File: flow/constraint.sdc
create_clock -name core_clock -period 14.0 [get_ports {CLK}]
set_input_delay 2.8000 -clock core_clock [delete_from_list [all_inputs] [get_ports {CLK}]]
set_output_delay 2.8000 -clock core_clock [all_outputs]
set_load 0.01 [all_outputs]
File: flow/design.v
`timescale 1ns / 1ps
module AES_Composite_enc(Kin, Din, Dout, Krdy, Drdy, Kvld, Dvld, EN, BSY, CLK, RSTn, cc_out);  
   input  [127:0] Kin;   
   input [127:0]  Din;   
   output [127:0] Dout;  
   input          Krdy;  
   input          Drdy;  
   output         Kvld;  
   output         Dvld;  
   input          EN;    
   output         BSY;   
   input          CLK;   
   input          RSTn;  
   reg [127:0]    dat,key, rkey;
   reg [15:0]      dat0,dat1,dat2,dat3,dat4,dat5,dat6,dat7;   
   wire [127:0]   dat_next,rkey_next;
   wire [15:0] dat_next0;
   reg [79:0]      rnd;  
   reg [7:0]      rcon; 
   reg            sel;   
   reg            Dvld, Kvld, BSY;
   wire           rst;
	reg [79:0]      store;
   reg            m;
   reg [1:0]      n;
   reg [2:0]      k;
   reg [3:0]      l;
   reg [3:0] d;
   reg [7:0] i;  
   (* keep = "true" *) (* s = "true" *) output reg [31:0] cc_out;
   reg [31:0] R;
   wire [31:0] r;
   wire [31:0] b;
	reg [3:0] j;
	reg on;
assign rst = ~RSTn;
aes_core dut1(sel,i,dat,dat0,dat1,dat2,dat3,dat4,dat5,dat6,rkey_next,dat_next,dat_next0); 
KeyExpantion keyexpantion (.kin(rkey), .kout(rkey_next), .rcon(rcon));
always @(posedge CLK or posedge rst) begin
      if (rst)     Dvld <= 0;
      else if (EN) Dvld <= sel;
   end
   always @(posedge CLK or posedge rst) begin
      if (rst) Kvld <= 0;
      else if (EN) Kvld <= Krdy;
   end
   always @(posedge CLK or posedge rst) begin
      if (rst) BSY <= 0;
      else if (EN) BSY <= Drdy || (rnd[79:1] | sel);
   end  
 always@(posedge CLK or posedge rst)
 begin
  if(rst) i<=8'd0; 
  else if (EN) begin
       if(i[7])         i<=8'd1;
       else if(Drdy)    i<=8'd1;
       else if(~rnd[0]) i<={i[6:0],i[7]};
 end
 end
 always @(posedge CLK or posedge rst) begin
      if (rst)     sel <= 0;
      else if (EN) sel <= rnd[79];
   end
 always @(posedge CLK or posedge rst) begin
      if (rst)
      begin
              dat <= 128'h0;
              dat7<=16'h0;
      end
      else if (EN) begin
         if (Drdy)   
         begin             
         dat <= Din ^ Kin;
         end
         else if ((i[7]) && (~rnd[0]|sel)) 
            begin
            dat <= dat_next;   
            dat7<=dat_next0;   
            end
      end
   end
 always @(posedge CLK or posedge rst) begin
      if (rst)                 dat0 <= 16'h0;
      else if (EN) begin
          if ((i[0]) && (~rnd[0]|sel))  dat0 <= dat_next0;   
      end
   end
 always @(posedge CLK or posedge rst) begin
      if (rst)                 dat1 <= 16'h0;
      else if (EN) begin
          if ((i[1]) && (~rnd[0]|sel))  dat1 <= dat_next0; 
      end
   end
 always @(posedge CLK or posedge rst) begin
      if (rst)                 dat2 <= 16'h0;
      else if (EN) begin
          if ((i[2]) && (~rnd[0]|sel))  dat2 <= dat_next0; 
      end
   end
  always @(posedge CLK or posedge rst) begin
      if (rst)                 dat3 <= 16'h0;
      else if (EN) begin
          if ((i[3]) && (~rnd[0]|sel))  dat3<= dat_next0; 
      end
   end
always @(posedge CLK or posedge rst) begin
      if (rst)                 dat4 <= 16'h0;
      else if (EN) begin
          if ((i[4]) && (~rnd[0]|sel))  dat4<= dat_next0; 
      end
   end
always @(posedge CLK or posedge rst) begin
      if (rst)                 dat5 <= 16'h0;
      else if (EN) begin
          if ((i[5]) && (~rnd[0]|sel))  dat5<= dat_next0; 
      end
   end
always @(posedge CLK or posedge rst) begin
      if (rst)                 dat6 <= 16'h0;
      else if (EN) begin
          if ((i[6]) && (~rnd[0]|sel))  dat6<= dat_next0; 
      end
   end
 assign Dout = dat; 
 always @(posedge CLK or posedge rst) begin
      if (rst)     key <= 128'h0;
      else if (EN)
        if (Krdy)  key <= Kin;
   end
   always @(posedge CLK or posedge rst) begin
      if (rst)         rkey <= 128'h0;
      else if (EN) begin
         if (Krdy)        rkey <= Kin;
         else if (rnd[0] && ~on) rkey <= key;
         else if (i[7] && (~rnd[0]|sel)) rkey <= rkey_next;
      end
   end 
 always @(posedge CLK or posedge rst) begin
     if (rst)          rcon <= 8'h01;
     else if (EN) begin
        if (Drdy)    rcon <= 8'h01;
        else if ((i[7])&& ~rnd[0]) rcon <= xtime(rcon);
     end
   end
   function [7:0] xtime;
      input [7:0] x;
      xtime = (x[7]==1'b0)? {x[6:0],1'b0} : {x[6:0],1'b0} ^ 8'h1B;
   endfunction
	always @(posedge CLK or posedge rst) begin
      if (rst)                 m <= 1'b0;
		else if (m!=1'b0)           m <= 1'b0;
      else if (EN && (~store[0]) && (rnd[8] | rnd[72]) && d[0])   m <= 1'b1;
      else m <= 1'b0;
   end
   always @(posedge CLK or posedge rst) begin
      if (rst)                 n <= 2'b00;
		else if (n!=2'd0)           n <= {1'b0,n[1]};
      else if (EN && (~store[0]) && (rnd[8] | rnd[72]) && d[1])   n <= 2'b10;
		else n <= 2'd0;
   end
   always @(posedge CLK or posedge rst) begin
      if (rst)                 k <= 3'b000;
		else if (k!=3'd0)           k <= {1'b0,k[2:1]};    
      else if (EN && (~store[0]) && (rnd[8] | rnd[72]) && d[2])   k <= 3'b100;
		else k <= 3'd0;
   end
   always @(posedge CLK or posedge rst) begin
      if (rst)                 l <= 4'b0000;
		else if (l!=4'd0)           l <= {1'b0,l[3:1]};
      else if (EN && (~store[0]) && (rnd[8] | rnd[72]) && d[2])   l <= 4'b1000;
		else l <= 4'd0;
   end
	always @ (posedge CLK or posedge rst) begin
	   if (rst) on <= 1'b0;
		else if (rnd[8] | rnd[72] && ~store[0]) on <= 1'b1;
		else if ((!m) && (!n) && (!k) && (!l)) on <= 1'b0;
	end
	wire h = (on && (!m) && (!n) && (!k) && (!l));
	always @(posedge CLK or posedge rst) begin
      if (rst)    begin    rnd <= 80'd1;  store <= 80'd1; end
      else if (EN) begin
         if (Drdy)  begin       rnd <= {rnd[78:0], rnd[79]};  store <= 80'd0; end
         else if ((rnd[8] | rnd[72] && ~store[0]) || h)  begin 
                 if(store==80'd0) begin store <= {rnd[78:0], rnd[79]}; rnd <= 80'd1;  end
                 else if ((!m) && (!n) && (!k) && (!l)) begin rnd <= store; store <= 80'd0; end    
         end
			else if(~rnd[0])  rnd <= {rnd[78:0],rnd[79]};
      end
   end
   assign r = R;
   assign b = cc_out;
   always @ (posedge CLK or posedge rst) begin
   if (rst) R <= 32'hffffffff;
	else R <= cc_out;
   end
    always @ (posedge CLK or posedge rst) begin
      if (rst) j <= 4'd0;
		else if (sel) j <= 4'd0;
      else if (i[7]) j <= j + 4'd1;
      else j <= j;
    end
	wire g = ((|rnd[8:0]) || (j == 4'd9)) && BSY;
	always @ (*) begin
     if (rst) cc_out <= R;
     else if (g) begin  
		 case (dat_next0[1:0]%4)
         2'd0: cc_out[31:0] <= (r[0]==0)?(r[31:0]>>1):(r[31:0]<<1)+r[31:0]+32'd1;
         2'd1: cc_out[31:0] <= (r[0]==0)?(r[31:0]>>1):(r[31:0]<<2)+32'd1;
         2'd2: cc_out[31:0] <= (r[0]==0)?(r[31:0]>>1):(r[31:0]<<2)+r[31:0]+32'd1;
         2'd3: cc_out[31:0] <= (r[0]==0)?(r[31:0]>>1):(r[31:0]<<2)+(r[31:0]<<1)+32'd1;
         default: cc_out <= R;
       endcase
     end
     else cc_out <= R;
    end
	 wire [1:0]  p;
    assign p=cc_out%4;
    always@(*) begin
     case(p)
     0: begin d=4'b0001; end
     1: begin d=4'b0010; end
     2: begin d=4'b0100; end
     3: begin d=4'b1000; end
     endcase
	 end
endmodule
module aes_core(sel,i,dat,din0,din1,din2,din3,din4,din5,din6,k,datout,dout);
input sel;
input [7:0]i;
input [15:0] din0,din1,din2,din3,din4,din5,din6;
output reg[15:0] dout;
input [127:0] dat,k;
output [127:0] datout;
reg [15:0] a;
wire [15:0]b;  
wire [127:0]data,data1,data2;
wire [127:0] rx;  
wire [127:0] rs;  
wire [31:0] mx0,mx1,mx2,mx3;  
wire [31:0] my0,my1,my2,my3;  
masoleh f(a,b);
always@(*)begin 
    case(i)
    8'd1: begin
        a<=dat[127:112];
        dout<=b;
    end
    8'd2: begin
        a<=dat[111:96];
        dout<=b;
    end
    8'd4: begin
        a<=dat[95:80];
        dout<=b;
    end
    8'd8: begin
        a<=dat[79:64];
        dout<=b;
    end
    8'd16: begin
        a<=dat[63:48];
        dout<=b;
    end
    8'd32: begin
        a<=dat[47:32];
        dout<=b;
    end
    8'd64: begin
        a<=dat[31:16];
        dout<=b;
    end
    8'd128: begin
        a<=dat[15:0];
        dout<=b;
    end
	 default: begin
	     a<=dat[15:0];
        dout<=b;
	 end
    endcase
end
row_shift f17(rx,rs);
MixColumns f18(mx0,my0);
MixColumns f19(mx1,my1);
MixColumns f20(mx2,my2);
MixColumns f21(mx3,my3);
 assign data={din0,din1,din2,din3,din4,din5,din6,b};
 assign rx=data;
 assign data1=rs;
 assign {mx0,mx1,mx2,mx3}=data1;
 assign data2={my0,my1,my2,my3};
 assign datout=(sel)?data1^k:data2^k;
endmodule
module MixColumns(x, y);
   input  [31:0]  x;
   output [31:0]  y;
   wire [7:0]    a0, a1, a2, a3;
   wire [7:0]    b0, b1, b2, b3;
   assign a0 = x[31:24];
   assign a1 = x[23:16];
   assign a2 = x[15: 8];
   assign a3 = x[ 7: 0];
   assign b0 = xtime(a0);
   assign b1 = xtime(a1);
   assign b2 = xtime(a2);
   assign b3 = xtime(a3);
   assign y[31:24] =    b0 ^ a1^b1 ^ a2    ^ a3;
   assign y[23:16] = a0        ^b1 ^ a2^b2 ^ a3;
   assign y[15: 8] = a0    ^ a1        ^b2 ^ a3^b3;
   assign y[ 7: 0] = a0^b0 ^ a1    ^ a2        ^b3;
   function [7:0] xtime;
      input [7:0] x;
      xtime = (x[7]==1'b0)? {x[6:0],1'b0} : {x[6:0],1'b0} ^ 8'h1B;
   endfunction
endmodule  
module KeyExpantion (kin, kout, rcon);
   input [127:0]  kin;
   output [127:0] kout;
   input [7:0] 	  rcon;
   wire [31:0]   ws,wr, w0, w1, w2, w3;
   wire [15:0] ws1,ws2;
   masoleh max1({kin[23:16],kin[15:8]},ws1);
   masoleh max2({kin[7:0],kin[31:24]},ws2);
   assign ws={ws1,ws2};
   assign wr = {(ws[31:24] ^ rcon), ws[23:0]};
   assign w0 = wr ^ kin[127:96];
   assign w1 = w0 ^ kin[95:64];
   assign w2 = w1 ^ kin[63:32];
   assign w3 = w2 ^ kin[31:0];
   assign kout = {w0, w1, w2, w3};
endmodule  
module masoleh(x,y);  
input [15:0] x;
output [15:0] y;
wire [7:0] byte_in1, byte_in2;
wire [7:0] byte_out1, byte_out2;
assign byte_in1 = x[15:8];
assign byte_in2 = x[7:0];
Newlight_sbox cm1(byte_in1, byte_out1);
Newlight_sbox cm2(byte_in2, byte_out2);
assign y = {byte_out1, byte_out2};
endmodule
module Newlight_sbox( input [7:0] g,
                      output [7:0] s
    );
wire y1,y2,y3,y4,y5,y6,y7,y8,y9,y10,y11,y12,y13,y14,y15,y16,y17,y18;
wire l1,l2,l3,l4;
wire x1,x2,x3,x4;
wire r1,r2,r3,r4,r5,r6,r7,r8,r9,r10,r11,r12;
In_tf m1 (.g(g),.a0(y1),.a1(y2),.a2(y3),.a3(y4),.b0(y5),.b1(y6),.b2(y7),.b3(y8),
          .a01(y9),.a02(y10),.a13(y11),.a23(y12),.ap(y13),.b01(y14),.b02(y15),.b13(y16),.b23(y17),.bp(y18)   );
expo_comp m2 (.a0(y1) ,.a1(y2),.a2(y3),.a3(y4),.b0(y5),.b1(y6),.b2(y7),.b3(y8),
           .a01(y9),.a02(y10),.a13(y11),.a23(y12),.ap(y13),.b01(y14),.b02(y15),.b13(y16),.b23(y17),.bp(y18),.d0(l1),.d1(l2),.d2(l3),.d3(l4));
Inv_4 m3 (   .d0(l1),.d1(l2),.d2(l3),.d3(l4),.e0(x1),.e1(x2),.e2(x3),.e3(x4)  );
mul_out m4 ( .e0(x1),.e1(x2),.e2(x3),.e3(x4),.a0(y1),.a1(y2),.a2(y3),.a3(y4),.b0(y5),.b1(y6),.b2(y7),.b3(y8),
             .a01(y9),.a02(y10),.a13(y11),.a23(y12),.ap(y13),.b01(y14),.b02(y15),.b13(y16),.b23(y17),.bp(y18),
             .w0(r1),.w1(r2),.w2(r3),.w3(r4),.w4(r5),.w5(r6),.z0(r7),.z1(r8),.z2(r9),.z3(r10),.z4(r11),.z5(r12) );
out_tf m5 (  .w0(r1),.w1(r2),.w2(r3),.w3(r4),.w4(r5),.w5(r6),.z0(r7),.z1(r8),.z2(r9),.z3(r10),.z4(r11),.z5(r12),.s(s));            
endmodule
module In_tf(input [7:0] g,
             output a0,a1,a2,a3,b0,b1,b2,b3,
             output a01,a02,a13,a23,ap,b01,b02,b13,b23,bp
             );
             wire t0,t1;
assign a0 = b3^g[4];
assign a1 = a13^a3;
assign a2 = b3^g[7];
assign a3 = b3^g[1];
assign b0 = g[0];
assign b1 = b01^g[0];
assign b2 = b0^b02;
assign b3 = b23^b2;
assign a01 = a23^ap;
assign a02 = g[7]^g[4];
assign a13 = g[7]^g[2];
assign a23 = g[7]^g[1];
assign ap = g[4]^g[2];
assign b01 = t0^a01;
assign b02 = t1^g[6];
assign b13 = b02^bp;
assign b23 = t1^g[5];
assign bp = b23^b01;
assign t0 = g[3]^g[2];
assign t1 = t0^g[1]; 
endmodule
module expo_comp( input a0,a1,a2,a3,b0,b1,b2,b3,a01,a02,a13,a23,ap,b01,b02,b13,b23,bp,
                  output d0,d1,d2,d3  );
assign d0 = ~(a01&b01)^(~(a02&b02))^(~(a0&b0))^(~(a13|b13));
assign d1 = ~(a01&b01)^(~(a02|b02))^(~(a1&b1))^(~(ap&bp));
assign d2 = ~(a2|b2)^(~(a13&b13))^(~(a23&b23))^(~(a02&b02));
assign d3 = ~(a3&b3)^(~(ap&bp))^(~(a23|b23))^(~(a02&b02));                 
endmodule
module Inv_4( input d0,d1,d2,d3,
              output e0,e1,e2,e3 );
   assign e0 = d3&(d0^d1) | d2&((~d0)|d3);
   assign e1 = (~d2)&d3&(d0^~d1) | d2&(d1|(~d3));           
   assign e2 = d1&(d2^d3) | d0&((~d2)|d1);   
   assign e3 = (~d0)&d1&(d2^~d3) | d0&(d3 | (~d1));       
endmodule
module mul_out( input a0,a1,a2,a3,b0,b1,b2,b3,a01,a02,a13,a23,ap,b01,b02,b13,b23,bp,
                      e0,e1,e2,e3,
                output w0,w1,w2,w3,w4,w5,
                output z0,z1,z2,z3,z4,z5      
    );
  wire e02,e13;
assign  e02 = e0^e2;
assign  e13 = e1^e3;
assign w0 = ~(b1&e0)^(~(b01&e1)); 
assign w1 = ~(b0&e1)^(~(b01&e0));
assign w2 = ~(b3&e2)^(~(b23&e3));
assign w3 = ~(b2&e3)^(~(b23&e2));
assign w4 = ~(b13&e13)^(~(b02&e02));
assign w5 = ~(bp&e13)^(~(b13&e02));
assign z0 = ~(a1&e0)^(~(a01&e1));
assign z1 = ~(a0&e1)^(~(a01&e0));
assign z2 = ~(a3&e2)^(~(a23&e3));
assign z3 = ~(a2&e3)^(~(a23&e2));
assign z4 = ~(a13&e13)^(~(a02&e02));
assign z5 = ~(ap&e13)^(~(a13&e02));   
endmodule
module out_tf( input w0,w1,w2,w3,w4,w5,
               input z0,z1,z2,z3,z4,z5,
               output [7:0] s
                                         );
 wire t2,t3,t4,t5,t6;                                        
 assign t2 = w3^z1^z5;                                        
 assign t3 = w0^w2;
 assign t4 = w3^w5;
 assign t5 = w0^w4;  
 assign t6 = t5^z2;
 assign s[7] = t2^w5;
 assign s[6] = t4^~s[4];
 assign s[5] = t6^~z4;
 assign s[4] = t2^w1;
 assign s[3] = t3^s[4];
 assign s[2] = t6^z0^s[7];
 assign s[1] = t5^t4^s[0];
 assign s[0] = ~(t3^z3^z5);
endmodule
module row_shift(sb,rs);
input [127:0] sb;
output reg [127:0] rs;
always@(sb)
begin
       rs[127:120] = sb[127:120];  
       rs[119:112] = sb[87:80];  
       rs[111:104] = sb[47:40];  
       rs[103:96]  = sb[7:0];    
       rs[95:88]   = sb[95:88];  
       rs[87:80]   = sb[55:48];  
       rs[79:72]   = sb[15:8];   
       rs[71:64]   = sb[103:96]; 
       rs[63:56]   = sb[63:56];  
       rs[55:48]   = sb[23:16];  
       rs[47:40]   = sb[111:104]; 
       rs[39:32]   = sb[71:64];  
       rs[31:24]   = sb[31:24];  
       rs[23:16]   = sb[119:112];  
       rs[15:8]    = sb[79:72];  
       rs[7:0]     = sb[39:32];  
end                 
endmodule
File: flow/run.sh
#!/bin/bash
# the make line also repeats each setting of config.mk as NAME=value (left out here)
make -C /OpenROAD-flow-scripts/flow DESIGN_CONFIG=/design/flow/config.mk WORK_HOME=/design/flow/orfs CLKGATE_MAP_FILE= finish
File: flow/config.mk
export PLATFORM = sky130hd
export DESIGN_NAME = AES_Composite_enc
export DESIGN_NICKNAME = AES_Composite_enc
export VERILOG_FILES = /design/flow/design.v
export SDC_FILE = /design/flow/constraint.sdc
export NUM_CORES = 4
export LEC_CHECK = 0
export CAP_MARGIN = 20
export CORE_ASPECT_RATIO = 1.6
export CORE_MARGIN = 2
export CORE_UTILIZATION = 40
export CTS_CLUSTER_SIZE = 100
export SLEW_MARGIN = 20
==> impl_metrics.toml, run 1 <==
# physical design summary
[outcome]
status = "timing/DRC/antenna clean"

[setup_path]
r2r-end = "dat[89]"
reg2reg_from = "i[6]"
crit_path_start_kind = "register"
arrival_ps = 10620
cpMaxStageDelayCell = "or4_4"
critPathRequiredTime_ps = 11200
r2r_cells = 31
endpoint = "cc_out[21]"
crit_start = "i[6]"
r2r_slack_ps = 3180
cp_top_family = "simple AND/OR/NAND/NOR gates"
path_buffers = 5
end_kind = "primary output"
cp_max_fo = 14
crit_type = "reg2out"
critPathMaxStageDelay_ps = 610
path_common_cell = "xnor2_1"
path_depth = 35

[synth]
yosysWarnings = 4
synth.avg_cell_area_um2 = 8.35
synth-edff-count = 0
area_leaders = "dfrtp_1 32%, xnor2_1 14%, o21ai_0 6.6%"
aoi_share_pct = 19.5
syn_area_um2 = 54000
synth.distinct_cells = 112
ys_ff = 723
top_area_share_pct = 31.9
async_reset_ff_share_pct = 100
ys_sh_xor_pct = 21.5
ys_chip_area_um2 = 54000
ys_sh_simple_pct = 15.0
most_common_cell = "nand2_1"
top_cells_by_count = "932 x nand2_1, 860 x xnor2_1, 708 x o21ai_0"
floorplan.nets = 6822
ys_sh_adder_pct = 2.23
ff_type = "dfrtp_1"
top_logic_kind = "XOR/XNOR gates"
ys_cells = 6466
synth.mux.area_fraction_pct = 4.05
syn_inst = 6466
top_area_cell = "dfrtp_1"
ys_seq_share_pct = 33.6

[global_route]
grt_util_met1_pct = 41.5
use_met2_pct = 53.7
globalRouteMet3Util_pct = 7.47
grt_antenna_before_repair = 16
busiest_layer = "met2"
grt_pass1_wl_mm = 339
grt_start_max_net_pins = 113
grt_overflow = 0
grt_pass1_vias = 47700
grt.total_usage_pct = 33.9

[job]
maxCapViolCount = 0
warning_count = 46

[timing]
min_period_over_period_pct = 95.8
worst_pin_slew_ps = 1260
setup_tns_ps = 0
skew_ps = 37.9
setup_viol = 0
max-slew-margin-rel_pct = 15.4
finalHoldViolCount = 0
rsz0062_at_grt = "no"
fmax_ghz = 0.0745
final_max_slew_viol_count = 0
period_needed_ps = 13420

[floorplan]
io_pins = 424
fp-utilization_pct = 40.3
die_height_um = 469
die-area_um2 = 138000
rows = 170
coreArea_um2 = 134000
die_width_um = 295

[detailed_routing]
totalWireLength_mm = 238
drtIter0Drc = 4929
ant_nets = 0
vias = 49300
via_per_inst = 5.87
dr.pass1.iters = 6
wl_per_cell_um = 28.4
drcViolationCount = 0

[clock_network]
cts_buffers = 80
post_cts_resized = 1
cts_max_level = 3
cts_setup_buffers = 0
clockRootBuffer = "clkbuf_16"
clk_pin_slew_ps = 60
tritoncts = "built"
clkSinkCount = 723
cts_buffer_depth = 3
clk_latency_ps = 730
cts.hold.buffers_added = 0

[finish]
fin_nets = 6958
seq_area_um2 = 18100
logic_area_um2 = 33900
area.growth.synth_to_final_pct = 15.7
num-fill-cells = 13100

[min_path]
hold_depth = 0
min_to = "l[0]"
hold_path_class = "reg2reg"
min_from = "l[1]"

[placement]
portBuffers = 423
routabilityCongestion = 1.05
dpl.hpwl_mm = 186
-- layout make-up --
type | instances | area share [%]
multi-input combinational | 5156 | 54.3
sequential | 723 | 29.0
inverter | 76 | 0.457
clock inverter | 35 | 0.577
tap | 1720 | 3.44
clock buffer | 110 | 3.66
timing repair buffer | 565 | 8.55
antenna | 6 | 0.0240
-- routing by layer --
metal	vias to the layer above	share of wire, %
met1	24000	39
li1	22500	-
met5	-	0.034
met3	524	8.4
met2	2230	45
met4	14	7.8
-- through the flow --
step | setup slack, ps | hold slack, ps | util (%) | cells | instance area (um^2)
after global placement | 838 | 359 | 44.6 | 8238 | 59700
after global routing | 114 | 399 | 46.6 | 8386 | 62500
final | 583 | 381 | 46.6 | 8391 | 62500
after detailed placement | 673 | 367 | 44.6 | 8240 | 59800
after CTS | 171 | 385 | 46.6 | 8385 | 62400
after floorplan | 2380 | 411 | - | 6466 | 54000
==> run 2, diff against run 1 <==
- CELL_PAD_IN_SITES_DETAIL_PLACEMENT: not set -> 0
- CORE_ASPECT_RATIO: 1.6 -> 0.64
- CORE_UTILIZATION: 40 -> 45
- CTS_CLUSTER_SIZE: 100 -> 32
- MIN_ROUTING_LAYER: not set -> met1
- SETUP_SLACK_MARGIN: not set -> 4.12
- TNS_END_PERCENT: not set -> 70
- clock period: 14.0 -> 16.5 ns (I/O delays scaled with it)
==> impl_metrics.toml, run 2 <==
# physical design summary
[timing]
period_needed_ps = 12210
fmax_ghz = 0.0819
layout_setup_ws_ps = 4290
max-slew-margin-rel_pct = 14.2
worst_pin_slew_ps = 1270
setup_viol = 0
rsz0062_at_grt = "yes"
setup_tns_ps = 0
final_max_slew_viol_count = 0
skew_ps = 27.5
min_period_over_period_pct = 74.0
finalHoldViolCount = 0

[floorplan]
die-area_um2 = 123000
io_pins = 424
coreArea_um2 = 119000
die_height_um = 281
die_width_um = 437
fp-utilization_pct = 45.5
rows = 101

[placement]
pre_cts_ws_ps = 1830
routabilityCongestion = 1.07
portBuffers = 423
dpl.hpwl_mm = 200

[synth]
syn_area_um2 = 54000
top_area_share_pct = 31.9
ys_ff = 723
ys_cells = 6466
area_leaders = "dfrtp_1 32%, xnor2_1 14%, o21ai_0 6.6%"
async_reset_ff_share_pct = 100
ff_type = "dfrtp_1"
yosysWarnings = 4
ys_chip_area_um2 = 54000
synth.distinct_cells = 112
ys_sh_adder_pct = 2.23
aoi_share_pct = 19.5
ys_seq_share_pct = 33.6
synth.mux.area_fraction_pct = 4.05
top_cells_by_count = "932 x nand2_1, 860 x xnor2_1, 708 x o21ai_0"
syn_inst = 6466
top_logic_kind = "XOR/XNOR gates"
synth-edff-count = 0
most_common_cell = "nand2_1"
synth.avg_cell_area_um2 = 8.35
ys_sh_xor_pct = 21.5
top_area_cell = "dfrtp_1"
ys_sh_simple_pct = 15.0
floorplan.nets = 6822

[min_path]
hold_depth = 0
hold_path_class = "reg2reg"
min_from = "k[1]"
min_to = "k[0]"

[global_route]
grt_overflow = 0
grt_antenna_before_repair = 31
grt.total_usage_pct = 40.5
grt_pass1_wl_mm = 354
grt_pass1_vias = 45500
grt_start_max_net_pins = 176

[setup_path]
path_buffers = 9
r2r_slack_ps = 4940
endpoint = "cc_out[25]"
cpMaxStageDelayCell = "or4_4"
reg2reg_from = "i[7]"
crit_type = "reg2out"
critPathMaxStageDelay_ps = 590
cp_top_family = "simple AND/OR/NAND/NOR gates"
arrival_ps = 8910
path_depth = 30
r2r_cells = 33
cp_max_fo = 35
end_kind = "primary output"
critPathRequiredTime_ps = 13200
crit_start = "i[0]"
r2r-end = "dat[68]"
crit_path_start_kind = "register"

[detailed_routing]
dr.pass1.iters = 6
ant_nets = 0
via_per_inst = 6.07
drcViolationCount = 0
totalWireLength_mm = 255
wl_per_cell_um = 30.6
vias = 50500
drtIter0Drc = 6869

[clock_network]
clkSinkCount = 723
clk_pin_slew_ps = 60
clockRootBuffer = "clkbuf_16"
clk_latency_ps = 710
cts_buffers = 79
cts_buffer_depth = 3
tritoncts = "built"
cts_max_level = 3
cts.hold.buffers_added = 0

[job]
maxCapViolCount = 0
warning_count = 55

[outcome]
status = "timing/DRC/antenna clean"

[finish]
num-fill-cells = 11200
fin_nets = 7006
area.growth.synth_to_final_pct = 17.6
run 2: through the flow:
stage	hold WS, ps	util [%]	std cells	area, um^2
after floorplan	411	-	6466	54000
after global placement	362	50.1	8094	59500
after detailed placement	361	50.1	8094	59500
after CTS	378	53.0	8275	62900
after global routing	384	53.5	8313	63500
final	376	53.5	8318	63500
run 2: layer usage:
layer	vias up	track usage (%)	wire, um
li1	22600	-	-
met1	24900	61.1	116000
met2	2719	50.0	92100
met3	279	20.1	41100
met4	18	8.74	5880
met5	-	0	126
run 2: layout make-up:
type | instances | area, um^2 | area share [%]
inverter | 76 | 285 | 0.449
sequential | 723 | 18200 | 28.6
antenna | 9 | 22.5 | 0.0355
timing repair buffer | 614 | 5810 | 9.15
clock buffer | 107 | 2360 | 3.71
multi-input combinational | 5156 | 34400 | 54.2
clock inverter | 37 | 469 | 0.739
tap | 1596 | 2000 | 3.14
run 2: what timing repair did:
item | 4_1_cts | 5_1_grt
endpoints found under the setup margin | 32 | 31
gates resized | 117 | 85
hold endpoints to repair | 0 | 0
setup buffers | 37 | 29
pin swaps | 23 | 28
==> run 3, diff against run 2 <==
- CELL_PAD_IN_SITES_DETAIL_PLACEMENT: 0 -> not set
- CORE_ASPECT_RATIO: 0.64 -> not set
- CORE_UTILIZATION: 45 -> 32
- CTS_CLUSTER_SIZE: 32 -> not set
- MIN_ROUTING_LAYER: met1 -> not set
- SETUP_SLACK_MARGIN: 4.12 -> not set
- TNS_END_PERCENT: 70 -> not set
- clock period: 16.5 -> 14.6 ns (I/O delays scaled with it)
==> impl_metrics.toml, run 3 <==
# physical design summary
[outcome]
status = "timing/DRC/antenna clean"

[setup_path]
critPathRequiredTime_ps = 11680
arrival_ps = 11040
crit_path_start_kind = "register"
endpoint = "cc_out[23]"
critPathMaxStageDelay_ps = 720
path_depth = 36
end_kind = "primary output"
reg2reg_from = "i[1]"
cp_top_family = "simple AND/OR/NAND/NOR gates"
r2r_slack_ps = 4020
crit_start = "i[1]"
path_common_cell = "xnor2_1"
r2r-end = "dat[79]"
cpMaxStageDelayCell = "or4_4"
r2r_cells = 32
path_buffers = 4
cp_max_fo = 19
crit_type = "reg2out"

[timing]
period_needed_ps = 13960
setup_viol = 0
skew_ps = 39.4
setup_tns_ps = 0
fmax_ghz = 0.0716
whs_ps = 376
min_period_over_period_pct = 95.6
worst_pin_slew_ps = 1270
final_max_slew_viol_count = 0
finalHoldViolCount = 0
rsz0062_at_grt = "no"
max-slew-margin-rel_pct = 14.7

[synth]
async_reset_ff_share_pct = 100
top_area_share_pct = 31.9
top_logic_kind = "XOR/XNOR gates"
area_leaders = "dfrtp_1 32%, xnor2_1 14%, o21ai_0 6.6%"
floorplan.nets = 6822
ys_sh_adder_pct = 2.23
most_common_cell = "nand2_1"
synth.distinct_cells = 112
synth.avg_cell_area_um2 = 8.35
ys_seq_share_pct = 33.6
ys_sh_simple_pct = 15.0
aoi_share_pct = 19.5
top_cells_by_count = "932 x nand2_1, 860 x xnor2_1, 708 x o21ai_0"
synth-edff-count = 0
ys_ff = 723
ys_chip_area_um2 = 54000
ys_sh_xor_pct = 21.5
top_area_cell = "dfrtp_1"
yosysWarnings = 4
syn_area_um2 = 54000
syn_inst = 6466
synth.mux.area_fraction_pct = 4.05
ys_cells = 6466
ff_type = "dfrtp_1"

[clock_network]
tritoncts = "built"
clk_latency_ps = 720
clkSinkCount = 723
cts_max_level = 3
clk_pin_slew_ps = 60
cts.hold.buffers_added = 0
clockRootBuffer = "clkbuf_16"
cts_buffers = 84
cts_buffer_depth = 3

[placement]
place_inst = 8704
portBuffers = 423
dpl.hpwl_mm = 185
routabilityCongestion = 0.984
placed_area_um2 = 60100

[global_route]
globalRouteMet3Util_pct = 4.52
grt_start_max_net_pins = 171
use_met2_pct = 40.8
grt_overflow = 0
grt_antenna_before_repair = 20
grt.total_usage_pct = 26.6
grt_util_met1_pct = 34.1
busiest_layer = "met2"
grt_pass1_wl_mm = 336
grt_pass1_vias = 46100

[floorplan]
die_width_um = 415
io_pins = 424
coreArea_um2 = 167000
fp-utilization_pct = 32.3
die_height_um = 415
rows = 150
die-area_um2 = 172000

[job]
warning_count = 46
maxCapViolCount = 0

[detailed_routing]
ant_nets = 0
totalWireLength_mm = 235
drtIter0Drc = 5521
wl_per_cell_um = 26.6
drcViolationCount = 0
via_per_inst = 5.50
vias = 48700
dr.pass1.iters = 5

[min_path]
min_to = "l[0]"
hold_depth = 0
hold_path_class = "reg2reg"
min_from = "l[1]"

[finish]
final_area_um2 = 63100
fin_nets = 6943
area.growth.synth_to_final_pct = 16.7
finalNonFillerCells = 8855
fin_util_pct = 37.7
==> run 3: area by class of cell <==
type	instances	area, um^2
Inverter	76	285
Antenna cell	4	10.0
Tap cell	2204	2760
Multi-Input combinational cell	5156	33800
Timing Repair Buffer	546	5190
Sequential cell	723	18100
Fill cell	17000	104000
Clock buffer	116	2400
Clock inverter	30	445
==> run 3: through the flow <==
step	setup WS, ps
floorplan	2860
global placement	1410
detailed placement	1300
CTS	520
global route	44.2
finish	635
==> run 3: layer usage <==
layer  vias up  share of wire (%)  wire [um]
li1      22400                  -          -
met1     23800                 41      95900
met2      1976                 44     104000
met3       463                7.1      16700
met4        14                7.9      18600
met5         -              0.040         94
==> run 3: timing repair <==
| item | in CTS | in global routing |
|---|---|---|
| setup endpoints to repair | 0 | 8 |
| buffers inserted | 0 | 0 |
| resized | 0 | 6 |
==> run 4, diff against run 3 <==
- CAP_MARGIN: 20 -> 40
- CORE_UTILIZATION: 32 -> 72
- CTS_CLUSTER_DIAMETER: not set -> 360
- CTS_CLUSTER_SIZE: not set -> 95
- PLACE_DENSITY: not set -> 0.4
- SETUP_SLACK_MARGIN: not set -> 1.83
- TNS_END_PERCENT: not set -> 10
- clock period: 14.6 -> 8.08 ns (I/O delays scaled with it)
==> impl_metrics.toml, run 4 <==
# yosys + openroad results
[outcome]
status = "stopped before the end"
lastStage = "global routing"
error_line = "[ERROR GRT-0232] Routing congestion too high. Check the congestion heatmap in the GUI."

[synth]
async_reset_ff_share_pct = 100
ys_sh_adder_pct = 2.23
area_leaders = "dfrtp_1 32%, xnor2_1 14%, o21ai_0 6.6%"
ys_cells = 6466
syn_area_um2 = 54000
yosysWarnings = 4
ys_seq_share_pct = 33.6
top_cells_by_count = "932 x nand2_1, 860 x xnor2_1, 708 x o21ai_0"
syn_inst = 6466
ff_type = "dfrtp_1"
synth-edff-count = 0
floorplan.nets = 6822
top_logic_kind = "XOR/XNOR gates"
synth.avg_cell_area_um2 = 8.35
ys_chip_area_um2 = 54000
synth.distinct_cells = 112
aoi_share_pct = 19.5
ys_sh_xor_pct = 21.5
top_area_share_pct = 31.9
ys_sh_simple_pct = 15.0
top_area_cell = "dfrtp_1"
synth.mux.area_fraction_pct = 4.05
ys_ff = 723
most_common_cell = "nand2_1"

[clock_network]
clockRootBuffer = "clkbuf_16"
cts_max_level = 1
clkSinkCount = 723
cts_buffers = 11
cts.hold.buffers_added = 0
cts_buffer_depth = 3

[floorplan]
coreArea_um2 = 74300
io_pins = 424
rows = 100
fp-utilization_pct = 72.7
die_width_um = 278
die-area_um2 = 77200
die_height_um = 278

[global_route]
grt_overflow = 278
grt.total_usage_pct = 85.2

[placement]
place_inst = 8002
dpl.hpwl_mm = 174
portBuffers = 423
routabilityCongestion = 1.17
-- run 4: repair_timing --
action | in CTS
buffers inserted | 60
setup endpoints to repair | 410
resized | 323
pin swaps | 87
-- run 4: metrics by stage --
step	util [%]	hold WS (ps)	setup WS [ps]	instance area, um^2
floorplan	-	411	-1030	54400
global placement	84.4	359	-1350	62700
detailed placement	84.9	367	-1480	63100
CTS	87.1	425	-1800	64700
-- run 4: metal layers --
metal / overflow / track usage [%]
met5: 7 / 57.5
met4: 92 / 82.2
met3: 37 / 76.3
met2: 106 / 96.0
met1: 36 / 85.5
==> run 5, diff against run 4 <==
- CAP_MARGIN: 40 -> 20
- CELL_PAD_IN_SITES_DETAIL_PLACEMENT: not set -> 0
- CELL_PAD_IN_SITES_GLOBAL_PLACEMENT: not set -> 2
- CORE_ASPECT_RATIO: not set -> 1.6
- CORE_UTILIZATION: 72 -> 40
- CTS_CLUSTER_DIAMETER: 360 -> not set
- CTS_CLUSTER_SIZE: 95 -> 94
- GPL_ROUTABILITY_DRIVEN: not set -> 0
- GPL_TIMING_DRIVEN: not set -> 1
- HOLD_SLACK_MARGIN: not set -> 0.04
- MIN_ROUTING_LAYER: not set -> met2
- PLACE_DENSITY: 0.4 -> not set
- SETUP_SLACK_MARGIN: 1.83 -> 1.51
- SLEW_MARGIN: 20 -> 10
- TNS_END_PERCENT: 10 -> not set
- clock period: 8.08 -> 14.0 ns (I/O delays scaled with it)
==> impl_metrics.toml, run 5 <==
# physical design summary
[outcome]
status = "timing/DRC/antenna clean"

[placement]
portBuffers = 423
place_inst = 8227
dpl.hpwl_mm = 191

[detailed_routing]
wl_per_cell_um = 30.6
totalWireLength_mm = 260
via_per_inst = 8.23
dr.pass1.iters = 16
vias = 69800
ant_nets = 0
drtIter0Drc = 17100
drcViolationCount = 0

[setup_path]
cp_top_family = "simple AND/OR/NAND/NOR gates"
reg2reg_from = "i[0]"
critPathMaxStageDelay_ps = 600
path_depth = 33
cpMaxStageDelayCell = "clkdlybuf4s50_1"
endpoint = "cc_out[4]"
path_buffers = 4
crit_type = "reg2out"
crit_start = "i[6]"
critPathRequiredTime_ps = 11200
r2r-end = "dat[90]"
r2r_slack_ps = 2510
end_kind = "primary output"
arrival_ps = 9740
crit_path_start_kind = "register"
cp_max_fo = 16
r2r_cells = 32

[finish]
fin_util_pct = 47.2
finalNonFillerCells = 8481
logic_area_um2 = 34100
fin_nets = 6985
num-fill-cells = 13300
seq_area_um2 = 18100
area.growth.synth_to_final_pct = 17.2

[synth]
ys_cells = 6466
top_cells_by_count = "932 x nand2_1, 860 x xnor2_1, 708 x o21ai_0"
ff_type = "dfrtp_1"
ys_seq_share_pct = 33.6
top_area_share_pct = 31.9
synth-edff-count = 0
ys_sh_simple_pct = 15.0
synth.mux.area_fraction_pct = 4.05
ys_sh_adder_pct = 2.23
top_logic_kind = "XOR/XNOR gates"
yosysWarnings = 4
area_leaders = "dfrtp_1 32%, xnor2_1 14%, o21ai_0 6.6%"
top_area_cell = "dfrtp_1"
async_reset_ff_share_pct = 100
ys_chip_area_um2 = 54000
ys_sh_xor_pct = 21.5
synth.distinct_cells = 112
ys_ff = 723
syn_inst = 6466
syn_area_um2 = 54000
floorplan.nets = 6822
aoi_share_pct = 19.5
synth.avg_cell_area_um2 = 8.35
most_common_cell = "nand2_1"

[timing]
setup_tns_ps = 0
rsz0062_at_grt = "yes"
setup_viol = 0
max-slew-margin-rel_pct = 10.7
worst_pin_slew_ps = 1330
finalHoldViolCount = 0
period_needed_ps = 12540
final_max_slew_viol_count = 0
fmax_ghz = 0.0798
skew_ps = 58.8
min_period_over_period_pct = 89.6

[global_route]
grt_antenna_before_repair = 1
grt.total_usage_pct = 55.2
grt_start_max_net_pins = 156
grt_pass1_vias = 72500
grt_overflow = 0
grt_pass1_wl_mm = 361

[clock_network]
clockRootBuffer = "clkbuf_16"
cts_buffers = 81
clk_latency_ps = 780
cts.hold.buffers_added = 0
cts_max_level = 3
cts_buffer_depth = 3
clk_pin_slew_ps = 80
tritoncts = "built"
clkSinkCount = 723

[floorplan]
coreArea_um2 = 134000
die_width_um = 295
die-area_um2 = 138000
die_height_um = 469
io_pins = 424
fp-utilization_pct = 40.3
rows = 170

[min_path]
min_from = "l[2]"
hold_path_class = "reg2reg"
min_to = "l[1]"
hold_depth = 0

[job]
warning_count = 57
maxCapViolCount = 0
## run 5: per-layer routing
metal / vias to the layer above / GRT usage [%] / share of wire [%]
li1: 22400 / - / -
met2: 20900 / 63.9 / 45
met4: 145 / 21.7 / 14
met3: 2936 / 66.0 / 38
met5: - / 40.8 / 2.5
met1: 23400 / - / 0
## run 5: metrics by stage
| stage | instance area [um^2] | hold WS [ps] | setup WS [ps] |
|---|---|---|---|
| 2_1_floorplan | 54000 | 411 | 2380 |
| 3_3_place_gp | 59600 | 362 | 530 |
| 3_5_place_dp | 59700 | 364 | 321 |
| 4_1_cts | 62700 | 376 | 1540 |
| 5_1_grt | 63100 | 384 | 1310 |
| 6_report | 63300 | 366 | 1460 |
## run 5: final cells by class
class	instances	share of cell area (%)
Antenna cell	64	0.253
Clock buffer	113	3.66
Clock inverter	38	0.793
Inverter	76	0.451
Multi-Input combinational cell	5156	53.8
Sequential cell	723	28.7
Tap cell	1720	3.40
Timing Repair Buffer	591	8.92
## run 5: what timing repair did
action                                  in CTS  in global routing
setup buffers                               11                 17
pin swaps                                    8                 15
resized                                     31                 49
endpoints found under the setup margin      32                 30
==> run 6, diff against run 5 <==
- ABC_AREA: not set -> 1
- CELL_PAD_IN_SITES_DETAIL_PLACEMENT: 0 -> not set
- CELL_PAD_IN_SITES_GLOBAL_PLACEMENT: 2 -> not set
- CORE_ASPECT_RATIO: 1.6 -> not set
- CORE_UTILIZATION: 40 -> 72
- CTS_CLUSTER_DIAMETER: not set -> 399
- CTS_CLUSTER_SIZE: 94 -> not set
- GPL_ROUTABILITY_DRIVEN: 0 -> not set
- GPL_TIMING_DRIVEN: 1 -> not set
- HOLD_SLACK_MARGIN: 0.04 -> not set
- MIN_ROUTING_LAYER: met2 -> not set
- SETUP_SLACK_MARGIN: 1.51 -> 1.47
- SLEW_MARGIN: 10 -> 20
- clock period: 14.0 -> 9.57 ns (I/O delays scaled with it)
==> impl_metrics.toml, run 6 <==
# yosys + openroad results
[clock_network]
cts_max_level = 3
cts.hold.buffers_added = 0
cts_buffers = 80
clockRootBuffer = "clkbuf_16"
cts_buffer_depth = 3
clkSinkCount = 723

[synth]
area_leaders = "dfrtp_1 31%, nand2_1 13%, nand3_1 5.6%"
ys_sh_adder_pct = 2.14
top_cells_by_count = "1909 x nand2_1, 701 x inv_1, 688 x dfrtp_1"
synth.avg_cell_area_um2 = 7.07
ys_ff = 723
syn_inst = 7961
synth.distinct_cells = 73
synth.mux.area_fraction_pct = 2.65
ys_seq_share_pct = 32.2
ys_chip_area_um2 = 56300
top_logic_kind = "simple AND/OR/NAND/NOR gates"
top_area_cell = "dfrtp_1"
ys_sh_xor_pct = 10.5
top_area_share_pct = 30.6
ys_cells = 7961
syn_area_um2 = 56300
most_common_cell = "nand2_1"
aoi_share_pct = 17.2
synth-edff-count = 0
async_reset_ff_share_pct = 100
floorplan.nets = 8317
yosysWarnings = 4
ff_type = "dfrtp_1"
ys_sh_simple_pct = 27.1

[outcome]
lastStage = "global routing"
status = "stopped before the end"
error_line = "[ERROR GRT-0232] Routing congestion too high. Check the congestion heatmap in the GUI."

[floorplan]
die-area_um2 = 80500
io_pins = 424
die_width_um = 284
die_height_um = 284
fp-utilization_pct = 72.7
coreArea_um2 = 77500
rows = 102

[placement]
place_inst = 9067
routabilityCongestion = 1.27
dpl.hpwl_mm = 173
portBuffers = 423

[global_route]
grt.total_usage_pct = 74.8
grt_overflow = 7
[run 6: metal layers]
| layer | global-route usage [%] | overflow |
|---|---|---|
| met5 | 49.5 | 2 |
| met4 | 63.8 | 1 |
| met3 | 64.6 | 2 |
| met2 | 87.6 | 2 |
| met1 | 77.0 | 0 |
[run 6: stage by stage]
step	utilization, %	area, um^2	hold slack (ps)	setup slack [ps]
2_1_floorplan	-	56300	430	1480
3_3_place_gp	78.5	60800	360	187
3_5_place_dp	78.5	60800	369	-104
4_1_cts	84.7	65700	381	977
[run 6: what timing repair did]
action | 4_1_cts
pin swaps | 113
endpoints found under the hold margin | 0
endpoints found under the setup margin | 32
gates resized | 335
cloned | 4
buffers inserted | 180
==> run 7, diff against run 6 <==
- ABC_AREA: 1 -> not set
- CORE_UTILIZATION: 72 -> 40
- CTS_CLUSTER_DIAMETER: 399 -> not set
- SETUP_SLACK_MARGIN: 1.47 -> not set
- clock period: 9.57 -> 10.6 ns (I/O delays scaled with it)
==> impl_metrics.toml, run 7 <==
# physical design summary
[timing]
setup_tns_ps = 0
period_needed_ps = 10440
worst_pin_slew_ps = 1180
finalHoldViolCount = 0
min_period_over_period_pct = 98.5
setup_viol = 0
max-slew-margin-rel_pct = 20.3
skew_ps = 63.3
fmax_ghz = 0.0958
rsz0062_at_grt = "yes"
final_max_slew_viol_count = 0

[setup_path]
r2r_cells = 35
crit_path_start_kind = "register"
crit_type = "reg2out"
critPathRequiredTime_ps = 8480
cp_max_fo = 7
end_kind = "primary output"
endpoint = "cc_out[19]"
cp_top_family = "simple AND/OR/NAND/NOR gates"
r2r_slack_ps = 520
crit_start = "i[4]"
critPathMaxStageDelay_ps = 550
arrival_ps = 8320
reg2reg_from = "i[4]"
cpMaxStageDelayCell = "or4_4"
path_buffers = 9
r2r-end = "dat[65]"
path_depth = 39
path_common_cell = "buf_6"

[clock_network]
tritoncts = "built"
clk_pin_slew_ps = 60
clk_latency_ps = 760
cts_buffer_depth = 3
cts.hold.buffers_added = 0
cts_max_level = 3
cts_buffers = 89
clkSinkCount = 723
clockRootBuffer = "clkbuf_16"

[detailed_routing]
drtIter0Drc = 6036
dr.pass1.iters = 6
via_per_inst = 5.85
wl_per_cell_um = 27.3
drcViolationCount = 0
ant_nets = 0
vias = 50500
totalWireLength_mm = 236

[floorplan]
io_pins = 424
die-area_um2 = 138000
fp-utilization_pct = 40.4
die_width_um = 371
die_height_um = 371
rows = 134
coreArea_um2 = 134000

[synth]
ys_ff = 723
top_area_share_pct = 31.9
ys_seq_share_pct = 33.6
ys_cells = 6466
ys_sh_adder_pct = 2.23
top_area_cell = "dfrtp_1"
top_logic_kind = "XOR/XNOR gates"
ys_sh_xor_pct = 21.5
syn_inst = 6466
most_common_cell = "nand2_1"
synth-edff-count = 0
ys_sh_simple_pct = 15.0
async_reset_ff_share_pct = 100
aoi_share_pct = 19.5
syn_area_um2 = 54000
ff_type = "dfrtp_1"
ys_chip_area_um2 = 54000
top_cells_by_count = "932 x nand2_1, 860 x xnor2_1, 708 x o21ai_0"
area_leaders = "dfrtp_1 32%, xnor2_1 14%, o21ai_0 6.6%"
floorplan.nets = 6822
synth.distinct_cells = 112
yosysWarnings = 4
synth.avg_cell_area_um2 = 8.35
synth.mux.area_fraction_pct = 4.05

[outcome]
status = "timing/DRC/antenna clean"

[placement]
dpl.hpwl_mm = 183
place_inst = 8436
portBuffers = 423
routabilityCongestion = 0.976

[finish]
fin_nets = 7137
area.growth.synth_to_final_pct = 20.2
finalNonFillerCells = 8632
num-fill-cells = 12900

[global_route]
grt_pass1_vias = 46800
grt_overflow = 0
grt.total_usage_pct = 33.5
grt_antenna_before_repair = 28
grt_pass1_wl_mm = 337
grt_start_max_net_pins = 183

[min_path]
min_to = "l[0]"
hold_path_class = "reg2reg"
min_from = "l[1]"
hold_depth = 0

[job]
warning_count = 48
maxCapViolCount = 0
## run 7: routing by layer
metal | vias up | GRT usage, % | wire length [um]
met3 | 366 | 7.61 | 24000
met5 | - | 0 | 83
met2 | 2439 | 46.9 | 95900
met1 | 24800 | 49.3 | 106000
met4 | 12 | 13.3 | 10500
li1 | 22900 | - | -
## run 7: layout make-up
type / count / area, um^2 / share of cell area (%)
sequential: 723 / 18100 / 27.9
tap: 1768 / 2210 / 3.41
clock buffer: 118 / 2540 / 3.91
multi-input combinational: 5156 / 34300 / 52.8
clock inverter: 50 / 757 / 1.17
antenna: 6 / 15.0 / 0.0231
timing repair buffer: 735 / 6660 / 10.3
inverter: 76 / 288 / 0.443
## run 7: stage by stage
stage	instance area, um^2	hold slack, ps	util [%]	worst slack [ps]
after floorplan	54000	411	-	10.8
after global placement	60900	359	45.5	-119
after detailed placement	60900	368	45.5	-115
after CTS	64400	377	48.1	-44.3
after global routing	64900	386	48.5	-154
final	64900	377	48.5	158
## run 7: repair_timing
action | in CTS | in global routing
endpoints found under the setup margin | 31 | 47
pin swaps | 18 | 35
gates cloned | 0 | 1
gates resized | 94 | 122
setup buffers | 12 | 9
==> run 8, diff against run 7 <==
- CAP_MARGIN: 20 -> 10
- CORE_UTILIZATION: 40 -> 69
- SETUP_SLACK_MARGIN: not set -> 0.75
- clock period: 10.6 -> 4.6 ns (I/O delays scaled with it)
==> impl_metrics.toml, run 8 <==
# yosys + openroad results
[outcome]
status = "stopped before the end"
lastStage = "global routing"
error_line = "[ERROR GRT-0116] Global routing finished with congestion. Check the congestion regions in the DRC Viewer."

[synth]
syn_area_um2 = 54000
floorplan.nets = 6822
syn_inst = 6466
synth.distinct_cells = 112
ys_chip_area_um2 = 54000
synth.mux.area_fraction_pct = 4.05
most_common_cell = "nand2_1"
top_area_share_pct = 31.9
yosysWarnings = 4
synth.avg_cell_area_um2 = 8.35
ys_ff = 723
aoi_share_pct = 19.5
synth-edff-count = 0
ys_cells = 6466
area_leaders = "dfrtp_1 32%, xnor2_1 14%, o21ai_0 6.6%"
ys_sh_xor_pct = 21.5
ys_seq_share_pct = 33.6
ys_sh_adder_pct = 2.23
top_logic_kind = "XOR/XNOR gates"
top_area_cell = "dfrtp_1"
async_reset_ff_share_pct = 100
ys_sh_simple_pct = 15.0
top_cells_by_count = "932 x nand2_1, 860 x xnor2_1, 708 x o21ai_0"
ff_type = "dfrtp_1"

[clock_network]
cts_max_level = 3
cts_buffers = 80
cts_buffer_depth = 3
clkSinkCount = 723
clockRootBuffer = "clkbuf_16"

[placement]
routabilityCongestion = 1.23
dpl.hpwl_mm = 174
placed_area_um2 = 67800
portBuffers = 423

[floorplan]
die-area_um2 = 80500
fp-utilization_pct = 69.7
die_height_um = 284
io_pins = 424
rows = 102
die_width_um = 284
coreArea_um2 = 77500

[global_route]
grt.total_usage_pct = 89.9
grt_overflow = 478
==> run 8: repair_timing <==
item / 4_1_cts
hold endpoints to repair: 0
gates resized: 536
setup buffers: 129
gates cloned: 3
hold buffers: 0
setup endpoints to repair: 436
pin swaps: 154
==> run 8: routing by layer <==
layer / GRT overflow / GRT usage, %
met3: 26 / 84.0
met2: 240 / 98.4
met1: 39 / 88.2
met5: 6 / 70.4
met4: 167 / 89.6
==> run 8: stage by stage <==
step	setup slack [ps]	hold WS, ps	instances	util (%)
after CTS	-4360	394	8903	94.9
after global placement	-3960	357	8626	87.5
after detailed placement	-4190	363	8626	87.5
after floorplan	-3810	413	6466	-
==> run 9, diff against run 8 <==
- CAP_MARGIN: 10 -> 20
- CORE_UTILIZATION: 69 -> 70
- HOLD_SLACK_MARGIN: not set -> -0.06
- MAX_ROUTING_LAYER: not set -> met4
- SETUP_SLACK_MARGIN: 0.75 -> -0.67
- clock period: 4.6 -> 9.24 ns (I/O delays scaled with it)
==> impl_metrics.toml, run 9 <==
# physical design summary
[floorplan]
coreArea_um2 = 76200
io_pins = 424
rows = 101
fp-utilization_pct = 70.9
die_height_um = 282
die-area_um2 = 79400
die_width_um = 282

[timing]
max-slew-margin-rel_pct = 12.5
setup_tns_ps = -23780
setup_viol = 40
fmax_ghz = 0.0979
final_max_slew_viol_count = 0
worst_pin_slew_ps = 1300
rsz0062_at_grt = "yes"
skew_ps = 50.9
period_needed_ps = 10210
min_period_over_period_pct = 111
finalHoldViolCount = 0
layout_setup_ws_ps = -972

[synth]
ys_sh_xor_pct = 21.5
syn_inst = 6466
yosysWarnings = 4
ys_sh_adder_pct = 2.23
top_area_share_pct = 31.9
ff_type = "dfrtp_1"
top_logic_kind = "XOR/XNOR gates"
synth.mux.area_fraction_pct = 4.05
synth-edff-count = 0
top_cells_by_count = "932 x nand2_1, 860 x xnor2_1, 708 x o21ai_0"
synth.avg_cell_area_um2 = 8.35
ys_ff = 723
top_area_cell = "dfrtp_1"
async_reset_ff_share_pct = 100
synth.distinct_cells = 112
aoi_share_pct = 19.5
ys_cells = 6466
most_common_cell = "nand2_1"
ys_sh_simple_pct = 15.0
syn_area_um2 = 54000
ys_seq_share_pct = 33.6
ys_chip_area_um2 = 54000
area_leaders = "dfrtp_1 32%, xnor2_1 14%, o21ai_0 6.6%"
floorplan.nets = 6822

[setup_path]
path_buffers = 9
arrival_ps = 8360
crit_path_start_kind = "register"
r2r_cells = 59
crit_start = "i[0]"
crit_type = "reg2out"
r2r_slack_ps = -850
critPathMaxStageDelay_ps = 700
cp_top_family = "AND-OR/OR-AND gates"
path_depth = 35
critPathRequiredTime_ps = 7390
cp_max_fo = 12
reg2reg_from = "i[0]"
cpMaxStageDelayCell = "a2111oi_1"
endpoint = "cc_out[15]"
r2r-end = "R[21]"
path_common_cell = "buf_4"
end_kind = "primary output"

[placement]
routabilityCongestion = 1.15
pre_cts_ws_ps = -1170
dpl.hpwl_mm = 162
portBuffers = 423
place_inst = 7858

[clock_network]
clk_pin_slew_ps = 60
cts_buffers = 79
cts_buffer_depth = 3
tritoncts = "built"
clkSinkCount = 723
clk_latency_ps = 680
clockRootBuffer = "clkbuf_16"
cts_max_level = 3

[global_route]
grt_start_max_net_pins = 200
grt_pass1_wl_mm = 339
grt_overflow = 0
grt_pass1_vias = 53600
grt.total_usage_pct = 59.3
grt_antenna_before_repair = 38

[finish]
num-fill-cells = 4116
finalNonFillerCells = 8118
area.growth.synth_to_final_pct = 20.6
logic_area_um2 = 34200
seq_area_um2 = 18100
fin_nets = 7326

[detailed_routing]
vias = 58000
drcViolationCount = 0
ant_nets = 0
drtIter0Drc = 11100
dr.pass1.iters = 13
via_per_inst = 7.15
wl_per_cell_um = 29.3
totalWireLength_mm = 238

[job]
warning_count = 52
maxCapViolCount = 0

[outcome]
status = "complete, but fails checks"
check.faults = "negative setup slack"

[min_path]
min_to = "k[1]"
hold_path_class = "reg2reg"
hold_depth = 0
min_from = "k[2]"
## run 9: through the flow
stage                     area (um^2)  hold slack (ps)  util, %
after floorplan                 54100              411        -
after global placement          61100              359     80.2
after detailed placement        61200              367     80.3
after CTS                       64700              379     84.9
after global routing            65100              398     85.4
final                           65100              380     85.5
## run 9: repair_timing
action                     CTS  global route
resized                    129            53
hold buffers                 0             0
setup endpoints to repair   31            32
buffers inserted            53            16
pin swaps                   36            28
cloned                       1             0
## run 9: routing by layer
metal | vias up | wire length (um) | global-route usage, %
met5 | - | 0 | -
li1 | 23300 | - | -
met3 | 2011 | 43200 | 29.2
met4 | 0 | 25100 | 44.4
met1 | 26800 | 77000 | 68.7
met2 | 5876 | 92800 | 78.3
## run 9: area by class of cell
type | instances | area share, %
Antenna cell | 54 | 0.207
Tap cell | 1030 | 1.98
Sequential cell | 723 | 27.9
Clock inverter | 32 | 0.855
Timing Repair Buffer | 933 | 12.5
Multi-Input combinational cell | 5157 | 52.6
Clock buffer | 113 | 3.59
Inverter | 76 | 0.442
==> run 10, diff against run 9 <==
- CELL_PAD_IN_SITES_DETAIL_PLACEMENT: not set -> 2
- CELL_PAD_IN_SITES_GLOBAL_PLACEMENT: not set -> 2
- CORE_ASPECT_RATIO: not set -> 1.6
- CORE_UTILIZATION: 70 -> 40
- CTS_CLUSTER_SIZE: not set -> 94
- GPL_TIMING_DRIVEN: not set -> 0
- HOLD_SLACK_MARGIN: -0.06 -> 0.04
- MAX_ROUTING_LAYER: met4 -> not set
- MIN_ROUTING_LAYER: not set -> met2
- SETUP_SLACK_MARGIN: -0.67 -> 1.51
- SLEW_MARGIN: 20 -> 10
- clock period: 9.24 -> 14.0 ns (I/O delays scaled with it)
==> impl_metrics.toml, run 10 <==
# yosys + openroad results
[synth]
floorplan.nets = 6822
most_common_cell = "nand2_1"
top_logic_kind = "XOR/XNOR gates"
aoi_share_pct = 19.5
area_leaders = "dfrtp_1 32%, xnor2_1 14%, o21ai_0 6.6%"
syn_area_um2 = 54000
yosysWarnings = 4
ys_ff = 723
top_area_cell = "dfrtp_1"
ff_type = "dfrtp_1"
ys_sh_xor_pct = 21.5
ys_cells = 6466
top_cells_by_count = "932 x nand2_1, 860 x xnor2_1, 708 x o21ai_0"
synth-edff-count = 0
ys_chip_area_um2 = 54000
ys_sh_simple_pct = 15.0
synth.distinct_cells = 112
syn_inst = 6466
synth.mux.area_fraction_pct = 4.05
top_area_share_pct = 31.9
ys_seq_share_pct = 33.6
async_reset_ff_share_pct = 100
synth.avg_cell_area_um2 = 8.35
ys_sh_adder_pct = 2.23

[floorplan]
rows = 170
fp-utilization_pct = 40.3
io_pins = 424
die-area_um2 = 138000
die_width_um = 295
die_height_um = 469
coreArea_um2 = 134000

[outcome]
error_line = "[ERROR GRT-0116] Global routing finished with congestion. Check the congestion regions in the DRC Viewer."
status = "stopped before the end"
lastStage = "global routing"

[clock_network]
clockRootBuffer = "clkbuf_16"
cts.hold.buffers_added = 0
clkSinkCount = 723
cts_buffer_depth = 3
cts_buffers = 80
cts_max_level = 3

[placement]
dpl.hpwl_mm = 267
routabilityCongestion = 1.16
portBuffers = 422
pre_cts_ws_ps = -2420

[global_route]
grt.total_usage_pct = 81.1
grt_overflow = 164
## run 10: timing repair
item	4_1_cts
setup buffers	27
gates resized	155
cloned	0
pin swaps	25
endpoints found under the setup margin	47
## run 10: per-layer routing
| metal | global-route usage, % | overflow |
|---|---|---|
| met4 | 63.5 | 14 |
| met2 | 86.9 | 16 |
| met5 | 64.4 | 27 |
| met1 | - | - |
| met3 | 86.6 | 107 |
## run 10: per-stage QoR
stage	instances	area, um^2	hold slack, ps
3_5_place_dp	8659	61100	462
4_1_cts	8834	64600	494
3_3_place_gp	8608	60400	424
2_1_floorplan	6466	54000	411
==> run 11, diff against run 10 <==
- CELL_PAD_IN_SITES_DETAIL_PLACEMENT: 2 -> not set
- CELL_PAD_IN_SITES_GLOBAL_PLACEMENT: 2 -> not set
- CORE_ASPECT_RATIO: 1.6 -> not set
- CORE_UTILIZATION: 40 -> 56
- CTS_CLUSTER_SIZE: 94 -> not set
- GPL_TIMING_DRIVEN: 0 -> not set
- HOLD_SLACK_MARGIN: 0.04 -> not set
- MIN_ROUTING_LAYER: met2 -> not set
- SETUP_SLACK_MARGIN: 1.51 -> not set
- SLEW_MARGIN: 10 -> 20
- clock period: 14.0 -> 7.76 ns (I/O delays scaled with it)
==> impl_metrics.toml, run 11 <==
# physical design summary
[setup_path]
path_depth = 36
cp_top_family = "simple AND/OR/NAND/NOR gates"
critPathMaxStageDelay_ps = 560
endpoint = "cc_out[9]"
arrival_ps = 8160
crit_start = "i[1]"
reg2reg_from = "i[1]"
path_buffers = 6
end_kind = "primary output"
r2r_slack_ps = -790
crit_path_start_kind = "register"
critPathRequiredTime_ps = 6210
crit_type = "reg2out"
r2r-end = "dat[74]"
cp_max_fo = 8
r2r_cells = 40
cpMaxStageDelayCell = "or4_4"

[detailed_routing]
vias = 54200
dr.pass1.iters = 8
ant_nets = 0
drcViolationCount = 0
via_per_inst = 6.32
wl_per_cell_um = 27.5
drtIter0Drc = 7145
totalWireLength_mm = 236

[placement]
portBuffers = 423
dpl.hpwl_mm = 178
routabilityCongestion = 1.05

[min_path]
hold_depth = 0
min_to = "l[1]"
hold_path_class = "reg2reg"
min_from = "l[2]"

[clock_network]
clk_latency_ps = 700
clk_pin_slew_ps = 70
tritoncts = "built"
cts_buffers = 84
cts_buffer_depth = 3
clkSinkCount = 723
cts_max_level = 3
clockRootBuffer = "clkbuf_16"

[floorplan]
io_pins = 424
die_height_um = 315
fp-utilization_pct = 56.7
rows = 113
die-area_um2 = 99000
die_width_um = 315
coreArea_um2 = 95300

[synth]
area_leaders = "dfrtp_1 32%, xnor2_1 14%, o21ai_0 6.6%"
ys_cells = 6466
ys_sh_xor_pct = 21.5
synth-edff-count = 0
most_common_cell = "nand2_1"
ys_chip_area_um2 = 54000
top_cells_by_count = "932 x nand2_1, 860 x xnor2_1, 708 x o21ai_0"
syn_inst = 6466
ff_type = "dfrtp_1"
ys_seq_share_pct = 33.6
synth.distinct_cells = 112
yosysWarnings = 4
top_logic_kind = "XOR/XNOR gates"
ys_sh_simple_pct = 15.0
synth.avg_cell_area_um2 = 8.35
ys_sh_adder_pct = 2.23
syn_area_um2 = 54000
async_reset_ff_share_pct = 100
ys_ff = 723
top_area_cell = "dfrtp_1"
floorplan.nets = 6822
synth.mux.area_fraction_pct = 4.05
aoi_share_pct = 19.5
top_area_share_pct = 31.9

[timing]
whs_ps = 371
worst_pin_slew_ps = 1230
min_period_over_period_pct = 125
skew_ps = 45.2
max-slew-margin-rel_pct = 17.2
period_needed_ps = 9710
rsz0062_at_grt = "yes"
layout_setup_ws_ps = -1950
final_max_slew_viol_count = 0
finalHoldViolCount = 0
setup_tns_ps = -74310
fmax_ghz = 0.103
setup_viol = 91

[finish]
area.growth.synth_to_final_pct = 28.3
logic_area_um2 = 35700
fin_nets = 7589
seq_area_um2 = 18100
num-fill-cells = 7151

[job]
maxCapViolCount = 0
warning_count = 54

[outcome]
check.faults = "negative setup slack"
status = "complete, but fails checks"

[global_route]
grt.total_usage_pct = 45.8
grt_pass1_wl_mm = 334
grt_start_max_net_pins = 179
grt_antenna_before_repair = 23
grt_pass1_vias = 50200
grt_overflow = 0
-- run 11: what timing repair did --
action                                  in CTS  in global routing
endpoints found under the setup margin     105                183
setup buffers                               45                 64
hold buffers                                 0                  0
pin swaps                                   56                145
gates cloned                                 4                  0
resized                                    236                343
-- run 11: layer usage --
metal | track usage [%] | vias up | part of all wire, %
li1 | - | 23800 | -
met1 | 61.9 | 26200 | 38
met2 | 64.2 | 3443 | 41
met3 | 13.5 | 782 | 13
met4 | 28.9 | 14 | 7.8
met5 | 0 | - | 0.052
-- run 11: metrics by stage --
| step | cell area [um^2] | worst slack [ps] | std cells | utilization (%) |
|---|---|---|---|---|
| floorplan | 54500 | -1280 | 6466 | - |
| finish | 69300 | -1950 | 8574 | 72.7 |
| CTS | 67400 | -1990 | 8516 | 70.7 |
| global route | 69300 | -2280 | 8572 | 72.7 |
| global placement | 63400 | -1890 | 8312 | 66.5 |
| detailed placement | 63400 | -1940 | 8312 | 66.5 |
-- run 11: cell type report --
class / count / area share, %
multi-input cells: 5156 / 51.6
diodes: 7 / 0.0253
well taps: 1265 / 2.28
clock buffers: 119 / 3.52
flip-flops and latches: 723 / 26.2
clock inverters: 36 / 0.796
inverters: 76 / 0.455
repair buffers: 1192 / 15.2
